==> inputs of nickel <==
// registers_32x32
module registers_32x32
  (
   input       clk_i,
   input       reset_ni,
   input       write_enable_i,
   input [4:0] register_addr_a_i,
   input [4:0] register_addr_b_i,
   input [4:0] register_write_i,
   input [31:0] write_data_i,
   output [31:0] read_data_a_o,
   output [31:0] read_data_b_o
   );
make LEC_CHECK=0 ABC_AREA=1 CAP_MARGIN=20 CORE_MARGIN=2 CORE_UTILIZATION=63 SLEW_MARGIN=20 finish   # period 7.83 ns
run.sh (not shown) runs the stock make flow with config.mk's settings and CLKGATE_MAP_FILE=.
==> delta (differences from nickel) <==
--- a/flow/config.mk
+++ b/flow/config.mk
@@ -7,6 +7,8 @@
 export LEC_CHECK = 0
-export ABC_AREA = 1
-export CAP_MARGIN = 20
+export CAP_MARGIN = 35
 export CORE_MARGIN = 2
-export CORE_UTILIZATION = 63
+export CORE_UTILIZATION = 72
+export CTS_CLUSTER_DIAMETER = 39
+export PLACE_DENSITY = 0.64
+export SETUP_SLACK_MARGIN = 0.04
 export SLEW_MARGIN = 20
==> flow/constraint.sdc (replaced) <==
create_clock -name core_clock -period 3.19 [get_ports {clk_i}]
set_input_delay 0.6380 -clock core_clock [delete_from_list [all_inputs] [get_ports {clk_i}]]
set_output_delay 0.6380 -clock core_clock [all_outputs]
set_load 0.01 [all_outputs]
==> flow_summary.ini <==
; synthesis and place-and-route metrics
[setup_path]
crit_path_max_incr_delay_ns = 0.47
reg2reg_setup_slack_ns = 2.22
worstSetupStartpoint = register_addr_a_i[4]

[routing]
vias_per_cell = 7.806
vias = 44450

[final_timing]
fin_ws_ns = -0.1135
timing.fmax_mhz = 302.7
setup_viol = 12

[floorplan]
die-width_um = 282.7
die_y_um = 282.7

[finish]
final_cells = 5694
comb_share_pct = 43.09

[run_status]
status = complete, but fails checks
layout.failed_checks = setup timing

[synthesis]
synthAoiAreaFrac_pct = 8.816
ys_top_cells_by_area = dfrtp_1, mux2_2, mux4_2
-- figures above: delta

==> flow_summary.ini <==
; synthesis and place-and-route metrics
[run_status]
status = finished clean

[finish]
comb_share_pct = 43.04

[synthesis]
ys_top_cells_by_area = dfrtp_1, nand2_1, nand3_1
synthAoiAreaFrac_pct = 17.01

[floorplan]
die-width_um = 297.2

[final_timing]
fin_ws_ns = 1.523
setup_viol = 0

[setup_path]
reg2reg_setup_slack_ns = 6.98
crit_path_max_incr_delay_ns = 0.77

[routing]
vias = 55290
-- figures above: nickel



==> v32 <==
Starting RTL as in the previous note.
make LEC_CHECK=0 ABC_AREA=0 CAP_MARGIN=35 CORE_MARGIN=2 CORE_UTILIZATION=72 CTS_CLUSTER_DIAMETER=339 MAX_ROUTING_LAYER=met4 PLACE_DENSITY=0.64 SLEW_MARGIN=20 finish   # period 3.19 ns
==> v1: changes against v32 <==
ABC_AREA = default   (was 0)
CAP_MARGIN = 20   (was 35)
CORE_UTILIZATION = 40   (was 72)
CTS_CLUSTER_DIAMETER = default   (was 339)
MAX_ROUTING_LAYER = default   (was met4)
PLACE_DENSITY = default   (was 0.64)
==> flow/constraint.sdc (replaced) <==
create_clock -name core_clock -period 6.0 [get_ports {clk_i}]
set_input_delay 1.2000 -clock core_clock [delete_from_list [all_inputs] [get_ports {clk_i}]]
set_output_delay 1.2000 -clock core_clock [all_outputs]
set_load 0.01 [all_outputs]
==> v13: changes against v32 <==
ABC_AREA = default   (was 0)
CAP_MARGIN = 20   (was 35)
CORE_UTILIZATION = 12   (was 72)
CTS_CLUSTER_DIAMETER = default   (was 339)
MAX_ROUTING_LAYER = default   (was met4)
PLACE_DENSITY = default   (was 0.64)
==> flow/constraint.sdc (replaced) <==
create_clock -name core_clock -period 7.83 [get_ports {clk_i}]
set_input_delay 1.5660 -clock core_clock [delete_from_list [all_inputs] [get_ports {clk_i}]]
set_output_delay 1.5660 -clock core_clock [all_outputs]
set_load 0.01 [all_outputs]
==> v6: changes against v32 <==
CTS_CLUSTER_DIAMETER = 363   (was 339)
PLACE_DENSITY = 0.65   (was 0.64)
SETUP_SLACK_MARGIN = 0.43   (was default)
==> notes.md <==
Quick summary of the implementation run below.

After clock tree synthesis, the flow added hold-fix buffers numbering 0. The largest net degree at the start of global routing is between 150 and 200. The power dissipated in the clock network came out at 0.00550 W.

The run finished with no timing, DRC or antenna violations.
That was v13.
==> notes.md <==
Quick summary of the implementation run below.

The power dissipated in the clock network is between 0.01 and 0.015 W. Setup slack on the critical path of the routed design comes to -0.0292 ns. Failing layout checks were recorded as negative setup slack. The flow ran to the end, but the layout failed its checks.

The final tally of setup violations came out at 6. The post-cts hold buffer count is 1.
That was v32.
==> notes.md <==
Quick summary of the implementation run below.

The flow ran to the end, but the layout failed its checks. The violated checks flagged are negative setup slack. The final timing report counts setup violations totalling 17.

The critical path in the final layout is reported with a setup slack of -0.278 ns.
That was v6.
==> notes.md <==
Quick summary of the implementation run below.

The run finished with no timing, DRC or antenna violations. The post-cts hold buffer count came out at 0. The register area is about 25,000 µm². The largest net degree at the start of global routing is ~130.
That was v1.
Power is estimated from default activity; no workload was simulated.
